garnet:
// AHBPERIPH
module AHBPERIPH(
  input  wire        HCLK,
  input  wire        HRESETn,
  input  wire [31:0] HADDR,
  input  wire [1:0]  HTRANS,
  input  wire        HWRITE,
  input  wire [31:0] HWDATA,
  output wire [31:0] HRDATA,
  output wire        HREADY,
  input  wire        RsRx,
  output wire        RsTx,
  input  wire        capture_event,
  output wire        PWM_OUT,
  input  wire [15:0] GPIOIN,
  output wire [15:0] GPIOOUT,
  output wire [6:0]  seg,
  output wire        dp,
  output wire [3:0]  an,
  output wire        uart_irq,
  output wire        timer_irq,
  output wire        gpio_irq
);
clock: 11.7 ns
lec_check: 0
abc_area: 1
cap_margin: 20
core_margin: 2
core_utilization: 65
cts_cluster_size: 93
place_density: 0.6
setup_slack_margin: -0.46
slew_margin: 20
run.sh (not shown) runs the stock make flow with config.mk's settings and CLKGATE_MAP_FILE=.
garnet ran to completion and came out clean on the timing, DRC and antenna checks.
Here is what was changed in the inputs of yarrow compared with garnet.
Settings: MAX_ROUTING_LAYER: unset -> met4; CTS_CLUSTER_DIAMETER: unset -> 28; ABC_AREA: 1 -> unset; CAP_MARGIN: 20 -> 15; CTS_CLUSTER_SIZE: 93 -> 36; SETUP_SLACK_MARGIN: -0.46 -> 0.53; CORE_UTILIZATION: 65 -> 72; the clock period (ns, I/O delays scaled along): 11.7 -> 4.14.
### Flow results
Nothing crashed in yarrow and all stages finished; the problem is that the final layout failed, the offending checks being setup timing. yarrow: global-route wire length before repair is 0.96% lower than what garnet reported. Changes observed in yarrow relative to garnet: count of TritonRoute iterations in the first routing pass now sits higher; global placer's final weighted congestion now sits lower; count of hold-fix buffers inserted at cts now sits at about the same level.
Relative to yarrow, the following input files were edited for harbor:
Settings: CTS_CLUSTER_DIAMETER now 359, was 28; SETUP_SLACK_MARGIN now 0.4, was 0.53; MAX_ROUTING_LAYER no longer set, was met4; CORE_UTILIZATION now 70, was 72; CTS_CLUSTER_SIZE now 13, was 36; CAP_MARGIN now 20, was 15; the clock period (ns, I/O delays scaled along) now 4.2, was 4.14.
### Flow results
Area taken by multi-input logic gates, harbor vs yarrow: down by a few percent
yarrow has a higher clock buffer count from CTS than harbor.
harbor: PASS, flow complete, no timing, DRC or antenna violations
STATUS run=yarrow STAGES=ALL_DONE FINAL_CHECKS=FAILED CAUSE=setup timing
Going from yarrow to harbor, area growth from synthesis to final layout went down; maximum number of pins on one net before global-route repair went down; part of the cycle the worst path needs went down; cell count along the critical path went down.
Going from yarrow to harbor, total power has decreased, worst clock skew on the final layout fell 17 ps.
met4 as the uppermost layer routed was reported by yarrow, and met5 by harbor.
Setup slack after layout is lower on yarrow
On global-route usage: between yarrow and harbor, it ends up higher for yarrow.
harbor has post-detailed-routing wire length below what yarrow had.
What indigo does differently from harbor at the input level:
Settings: removing SETUP_SLACK_MARGIN (formerly 0.4); removing CTS_CLUSTER_SIZE (formerly 13); changing CTS_CLUSTER_DIAMETER from 359 to 195; changing CAP_MARGIN from 20 to 15; changing PLACE_DENSITY from 0.6 to 0.37; setting MAX_ROUTING_LAYER to met4 for the first time; changing CORE_UTILIZATION from 70 to 72; changing the clock period (ns, I/O delays scaled along) from 4.2 to 4.06.
[summary]
harbor: done, clean on timing, DRC and antenna. The flow for indigo finished, though final verification flagged setup timing. Worst hold slack (higher): harbor. Number of endpoints failing setup at the final stage was higher in the run labelled indigo. Sort indigo and harbor by number of clock buffers in the layout, ascending, and indigo comes first. In the flow results for indigo and harbor, the fraction of the cycle the final worst path needs is smaller on harbor. indigo vs. harbor: fraction of power consumed by the clock network went up by 3.5 points; setup slack down 220 ps.
## Diff of input files: onyx against indigo
Settings: a change of CORE_UTILIZATION from 72 to 52; a deleted CTS_CLUSTER_DIAMETER that had been 195; a change of CAP_MARGIN from 15 to 20; a deleted MAX_ROUTING_LAYER that had been met4; a change of PLACE_DENSITY from 0.37 to 0.6; a change of the clock period (ns, I/O delays scaled along) from 4.06 to 9.41.
Findings:
indigo → onyx: relative area of non-clock buffer cells in the final design now smaller; static leakage went down by about 1.6%; number of clock buffers inserted by TritonCTS grew by 8.8%; worst setup slack grew by 3160 ps; synthesized cell count has remained practically unchanged.
onyx — share of power burned in the clock network 3.5 points higher, indigo as reference
When onyx is measured against indigo, its number of search-and-repair iterations in the first detailed-routing pass turns out 1 lower.
Of indigo and onyx, just one finished clean: onyx.
indigo finished every stage; the final checks, however, were not passed, the failures being setup timing.
Diff onyx..indigo | final area | negligible
Part of the cycle the worst path needs, indigo and onyx, lower one = onyx.
Edits applied to the flow inputs when going from onyx to maple:
Settings: CORE_UTILIZATION: 52 -> 72; MAX_ROUTING_LAYER: unset -> met4; HOLD_SLACK_MARGIN: unset -> -0.08; TNS_END_PERCENT: unset -> 40; CTS_CLUSTER_DIAMETER: unset -> 229; ABC_AREA: unset -> 1; the clock period (ns, I/O delays scaled along): 9.41 -> 6.8.
[summary]
maple ended with every stage complete and zero timing, DRC or antenna violations.
[compare] base=onyx new=maple: number of non-clock buffers in the layout now sits lower; worst hold slack now sits lower.
Compared with onyx, maple shows a total number of nets in the final design that is 1,680 higher.

---

job 8099:
Starting RTL as in the previous note.
export LEC_CHECK = 0
export CAP_MARGIN = 20
export CELL_PAD_IN_SITES_DETAIL_PLACEMENT = 1
export CORE_MARGIN = 2
export CORE_UTILIZATION = 40
export HOLD_SLACK_MARGIN = 0.26
export MIN_ROUTING_LAYER = met2
export PLACE_DENSITY_LB_ADDON = 0.0
export SETUP_SLACK_MARGIN = 1.38
export SLEW_MARGIN = 0
export TNS_END_PERCENT = 30
create_clock -name core_clock -period 10.0 [get_ports {HCLK}]
### job 8099 -> job 3063
Settings: a change of SETUP_SLACK_MARGIN from 1.38 to -0.05; a deleted HOLD_SLACK_MARGIN that had been 0.26; a deleted MIN_ROUTING_LAYER that had been met2; a change of SLEW_MARGIN from 0 to 20; a deleted PLACE_DENSITY_LB_ADDON that had been 0.0; a deleted CELL_PAD_IN_SITES_DETAIL_PLACEMENT that had been 1; a deleted TNS_END_PERCENT that had been 30; an added PLACE_DENSITY of 0.6; a change of the clock period (ns, I/O delays scaled along) from 10.0 to 7.3.
[summary]
Job 3063 vs job 8099 — clock share of power rose 0.5 points.
[compare] base=job 8099 new=job 3063: end-of-flow core utilization closely matched the old numbers; setup slack after placement went down by 2.05 ns; cell area after layout comparable; detailed-route wire length per cell dropped about 11%; leakage power summed over all cells ~0 delta.
### job 3063 -> job 8854
Settings: an added HOLD_SLACK_MARGIN of 0.26; an added MIN_ROUTING_LAYER of met2; a deleted PLACE_DENSITY that had been 0.6; a deleted SETUP_SLACK_MARGIN that had been -0.05; a change of the clock period (ns, I/O delays scaled along) from 7.3 to 10.0.
Notes after the runs:
Of job 8854 and job 3063, job 8854 shows the higher ratio of routed vias to standard cells, with job 3063 below it. The worst reg-to-reg setup slack of job 8854 was superior to that of job 3063. From job 3063 to job 8854, parity-gate share of the synthesized area counting xor and xnor cells did not move at all. Against job 3063 as the reference, job 8854 delivers a lower worst hold slack. In job 8854 the normalized max-slew margin turned out 9.0 points lower than in job 3063. Relative to job 3063, job 8854 degrades global-route wire length before repair. Job 8854 and job 3063 ended up with roughly the same post-placement cell area. Job 8854 vs job 3063: switching share of power up. Job 8854 vs job 3063, logic depth of the worst register-to-register path went down by 3. A origin of the worst setup path of uAHB7SEGDEC.last_HADDR[7]$_DFFE_PN_ is what job 3063 shows, while uAHB7SEGDEC.last_HADDR[2]$_DFFE_PN_ belongs to job 8854.
Power figures rest on the tool's default switching activity, not on a simulated workload.
